==> flow/design.v (excerpt) <==
module dlf_core (
   input             clk,
   input             rstn,
   input             dlf_en,
   input  [4:0]      tdc_dout,
   input  [17:0]     dlf_a2,
   input  [17:0]     dlf_a3,
   input  [17:0]     dlf_b1,
   input  [17:0]     dlf_b2,
   input  [14:0]     dlf_sdm_nc_in,
   output [15:0]     dlf_out,
   output            dlf_valid
   );
For scale: ~7400 cells after synthesis, about 110 I/O pins, ~0.061 mm^2 of cells after synthesis.
clock: 25.0 ns
lec_check: 0
abc_area: 1
cap_margin: 20
cell_pad_in_sites_global_placement: 2
core_aspect_ratio: 0.7
core_margin: 10
core_utilization: 40
gpl_routability_driven: 0
max_routing_layer: met4
min_routing_layer: met2
place_density: 0.61
slew_margin: 30
tns_end_percent: 15
run.sh (not shown) runs the stock make flow with config.mk's settings and CLKGATE_MAP_FILE=.
The starting point passed the timing, DRC and antenna checks.
Edit:
Settings changed: CELL_PAD_IN_SITES_GLOBAL_PLACEMENT 2 to not set, CORE_ASPECT_RATIO 0.7 to not set, CORE_MARGIN 10 to 2, CORE_UTILIZATION 40 to 63, GPL_ROUTABILITY_DRIVEN 0 to not set, MAX_ROUTING_LAYER met4 to not set, MIN_ROUTING_LAYER met2 to not set, PLACE_DENSITY 0.61 to not set, SLEW_MARGIN 30 to 20, TNS_END_PERCENT 15 to not set.
Clock period 25.0 ns to 37.5 ns, I/O delays scaled along.
Outcome:
- via count goes down by about 28%
- worst setup slack is better by 10 ns
- global-route usage fell by 3.8 points
- worst hold slack is better by 0.012 ns
- die area falls by about 40%
- cell count goes down by about 8%
- first-iteration DRC count shrinks by about 50%
- sequential share of layout area is higher by 0.21 points
- cell area fell by about 2%
- clock skew is lower by 0.023 ns
Edit:
Settings changed: ABC_AREA 1 to not set, CORE_UTILIZATION 63 to 52.
Clock period 37.5 ns to 21.5 ns, I/O delays scaled along.
Effect: The changed run completed without violations; worst hold slack degrades by 0.060 ns; die size goes up by 22%; core utilization goes down by 9.0 points; critical path depth goes down by 7; non-clock buffer count goes up by 303.
Edit:
Clock period 21.5 ns to 12.7 ns, I/O delays scaled along.
Effect: Now the flow produced a layout that fails on negative setup slack; global-route usage went up by 0.32 points; clock-buffer cell count went down by 5; via count went up by 4.3%; cell area went up by 8.5%; core utilization went up by 4.9 points; final cell count went up by 5.9%; hold slack improved by 0.036 ns; synthesized area is unchanged; setup slack got worse by 6.1 ns.
Edit:
Settings changed: CORE_UTILIZATION 52 to 40, SLEW_MARGIN 20 to 35, TNS_END_PERCENT set to 75.
Clock period 12.7 ns to 25.0 ns, I/O delays scaled along.
Result: The changed run finished with timing, DRC and antenna clean; routed wire length goes down by 3.5%; via count drops by 6.3%; global-route usage drops by 6.7 points; design area drops by 11%.

---

build 53:
dlf_core again, from the RTL that the note above started with.
Settings: LEC_CHECK=0, ABC_AREA=1, CAP_MARGIN=20, CELL_PAD_IN_SITES_GLOBAL_PLACEMENT=2, CORE_ASPECT_RATIO=0.7, CORE_MARGIN=10, CORE_UTILIZATION=40, CTS_CLUSTER_DIAMETER=50, GPL_ROUTABILITY_DRIVEN=0, MAX_ROUTING_LAYER=met4, MIN_ROUTING_LAYER=met1, PLACE_DENSITY=0.61, SLEW_MARGIN=30, TNS_END_PERCENT=15; clock period 25.0 ns.
Modified inputs, build 3 compared to build 53
==> flow/config.mk <==
export PLATFORM = sky130hd
export DESIGN_NAME = dlf_core
export DESIGN_NICKNAME = dlf_core
export VERILOG_FILES = /design/flow/design.v
export SDC_FILE = /design/flow/constraint.sdc
export NUM_CORES = 4
export LEC_CHECK = 0
export CAP_MARGIN = 20
export CORE_MARGIN = 2
export CORE_UTILIZATION = 72
export MAX_ROUTING_LAYER = met4
export SLEW_MARGIN = 20
==> flow/constraint.sdc <==
create_clock -name core_clock -period 16.3 [get_ports {clk}]
set_input_delay 3.2600 -clock core_clock [delete_from_list [all_inputs] [get_ports {clk}]]
set_output_delay 3.2600 -clock core_clock [all_outputs]
set_load 0.01 [all_outputs]
## What came out
Finished, but not clean: build 3, with negative setup slack. Build 53 ran to completion and came out clean on the timing, DRC and antenna checks. Run comparison: build 3 origin of the worst setup path dlf_sdm_nc_in[0]; build 53 origin of the worst setup path dlf_sdm_nc_in[2]. The worst setup slack in build 3 was lower than what build 53 gave. Ratio of final minimum period to clock period for build 3: 25 points up relative to build 53. Summary of the comparison: well tap count is lower in build 3, relative to build 53. Cmp build 3 and build 53 / antenna diode count / higher: build 53. In the flow results for build 3 and build 53, the number of ordinary and repair buffers in the finished layout is larger on build 3.
What build 77 does differently from build 3 at the input level:
--- a/flow/config.mk
+++ b/flow/config.mk
@@ -9,4 +9,3 @@
 export CORE_MARGIN = 2
-export CORE_UTILIZATION = 72
-export MAX_ROUTING_LAYER = met4
+export CORE_UTILIZATION = 22
 export SLEW_MARGIN = 20
==> flow/constraint.sdc <==
create_clock -name core_clock -period 32.9 [get_ports {clk}]
set_input_delay 6.5800 -clock core_clock [delete_from_list [all_inputs] [get_ports {clk}]]
set_output_delay 6.5800 -clock core_clock [all_outputs]
set_load 0.01 [all_outputs]
--- outcome ---
Build 77 reached the end of the flow, and the finished layout is clean on the timing, DRC and antenna checks. Build 77 ended up with a lower buffer count excluding the clock tree in the final layout than build 3 did. Diff build 3 -> build 77 | max-slew headroom at the worst pin | increase of 5.4 points. Top fanout value on the critical path is higher on build 77. Delta (build 77 minus build 3): total number of nets in the final design went down 8.4%, fraction of area in registers went up 0.60 points.
For build 13, these inputs were changed with respect to build 77:
--- a/flow/config.mk
+++ b/flow/config.mk
@@ -9,3 +9,4 @@
 export CORE_MARGIN = 2
-export CORE_UTILIZATION = 22
+export CORE_UTILIZATION = 40
+export SETUP_SLACK_MARGIN = -1.83
 export SLEW_MARGIN = 20
==> flow/constraint.sdc <==
create_clock -name core_clock -period 24.1 [get_ports {clk}]
set_input_delay 4.8200 -clock core_clock [delete_from_list [all_inputs] [get_ports {clk}]]
set_output_delay 4.8200 -clock core_clock [all_outputs]
set_load 0.01 [all_outputs]
--- outcome ---
Taking build 77 as the reference, in build 13 final critical-path setup slack saw a decrease, cell area after layout went down.
On number of global-route vias before repair: between build 77 and build 13, it ends up lower for build 77.
On detailed-routing iteration count for the pre-antenna-repair pass: build 13 sits above build 77.
Compare build 77 and build 13 | final cell count higher: build 77
Build 13 vs build 77, number of antenna violations at the first check in global routing went down by 20.
Across build 77 and build 13, the outcome is the same: a clean finish for every run.
Changes observed in build 13 relative to build 77: share of the clock period used by the worst path after layout climbed 18 points; number of placement rows moved down.

---

Starting RTL as in the previous note.
==> flow/design.v (excerpt) <==
module dlf_core (
   input             clk,
   input             rstn,
   input             dlf_en,
   input  [4:0]      tdc_dout,
   input  [17:0]     dlf_a2,
   input  [17:0]     dlf_a3,
   input  [17:0]     dlf_b1,
   input  [17:0]     dlf_b2,
   input  [14:0]     dlf_sdm_nc_in,
   output [15:0]     dlf_out,
   output            dlf_valid
   );
clock: 15.5 ns
lec_check: 0
abc_area: 0
cap_margin: 30
cell_pad_in_sites_detail_placement: 1
cell_pad_in_sites_global_placement: 2
core_aspect_ratio: 1.46
core_margin: 3
core_utilization: 40
cts_cluster_diameter: 235
gpl_routability_driven: 1
max_routing_layer: met4
min_routing_layer: met1
place_density_lb_addon: 0.26
setup_slack_margin: 3.87
slew_margin: 15
tns_end_percent: 25
The baseline finished but failed the layout checks on negative setup slack.
Rerun with:
Settings changed: CAP_MARGIN 30 to 20, CELL_PAD_IN_SITES_DETAIL_PLACEMENT 1 to not set, CORE_MARGIN 3 to 2, CORE_UTILIZATION 40 to 44, CTS_CLUSTER_DIAMETER 235 to 143, GPL_ROUTABILITY_DRIVEN 1 to 0, MIN_ROUTING_LAYER met1 to met2, PLACE_DENSITY_LB_ADDON 0.26 to 0.09, SLEW_MARGIN 15 to 20, TNS_END_PERCENT 25 to not set.
The new run finished with design-rule violations, negative setup slack left.
Hold slack improved by 5.5 ps.
Via count climbs by 35%.
Cell count fell by 1.8%.
Setup slack improves by 55 ps.
Rerun with:
Settings changed: ABC_AREA 0 to not set, CELL_PAD_IN_SITES_GLOBAL_PLACEMENT 2 to not set, CORE_ASPECT_RATIO 1.46 to not set, CORE_UTILIZATION 44 to 40, CTS_CLUSTER_DIAMETER 143 to not set, GPL_ROUTABILITY_DRIVEN 0 to not set, MAX_ROUTING_LAYER met4 to not set, MIN_ROUTING_LAYER met2 to not set, PLACE_DENSITY_LB_ADDON 0.09 to not set, SETUP_SLACK_MARGIN 3.87 to not set.
Clock period 15.5 ns to 25.0 ns, I/O delays scaled along.
What happened: The changed run finished clean; core utilization came out lower by 9.7 points; wire length came out lower by 17%; final area came out lower by 10%; global-route usage came out lower by 20 points; setup slack improves by 4700 ps; register-to-register slack improves by 6900 ps; area after synthesis stays the same; final cell count came out lower by 6.3%.
Rerun with:
Settings changed: CTS_CLUSTER_DIAMETER set to 81, GPL_TIMING_DRIVEN set to 0, MAX_ROUTING_LAYER set to met4, TNS_END_PERCENT set to 25.
Result: Global-route usage rises by 3.3 points. Worst setup slack is worse by 530 ps. Clock-buffer cell count falls by 1. Sequential share of layout area falls by 0.13 points. Utilization rises by 0.55 points. Wire length rises by 14%. Area after synthesis stays the same. Non-clock buffer count rises by 180.

---

Starting RTL as in the previous note.
Settings: LEC_CHECK=0, CAP_MARGIN=40, CORE_MARGIN=2, CORE_UTILIZATION=40, CTS_CLUSTER_DIAMETER=81, GPL_ROUTABILITY_DRIVEN=0, GPL_TIMING_DRIVEN=0, MAX_ROUTING_LAYER=met5, SLEW_MARGIN=20, TNS_END_PERCENT=25; clock period 25.0 ns.
The baseline produced a clean layout.
Then changed:
--- a/flow/config.mk
+++ b/flow/config.mk
@@ -8 +8 @@
-export CAP_MARGIN = 40
+export CAP_MARGIN = 20
@@ -11,4 +10,0 @@
-export CTS_CLUSTER_DIAMETER = 81
-export GPL_ROUTABILITY_DRIVEN = 0
-export GPL_TIMING_DRIVEN = 0
-export MAX_ROUTING_LAYER = met5
@@ -16 +11,0 @@
-export TNS_END_PERCENT = 25
==> flow/constraint.sdc (replaced) <==
create_clock -name core_clock -period 27.5 [get_ports {clk}]
set_input_delay 5.5000 -clock core_clock [delete_from_list [all_inputs] [get_ports {clk}]]
set_output_delay 5.5000 -clock core_clock [all_outputs]
set_load 0.01 [all_outputs]
Final cell count went down by 2.5%.
Synthesized area stays the same.
Then changed:
--- a/flow/config.mk
+++ b/flow/config.mk
@@ -10 +10,2 @@
-export CORE_UTILIZATION = 40
+export CORE_UTILIZATION = 71
+export HOLD_SLACK_MARGIN = -0.05
==> flow/constraint.sdc (replaced) <==
create_clock -name core_clock -period 13.7 [get_ports {clk}]
set_input_delay 2.7400 -clock core_clock [delete_from_list [all_inputs] [get_ports {clk}]]
set_output_delay 2.7400 -clock core_clock [all_outputs]
set_load 0.01 [all_outputs]
Result: The new run finished with setup timing left. Wire length increases by a little under a tenth. Final area increases by roughly a tenth. Global-route usage increases by 18 points. Worst setup slack loses 7.6 ns. Core utilization increases by 41 points. Critical path depth increases by 4. Clock-buffer cell count increases by 5.
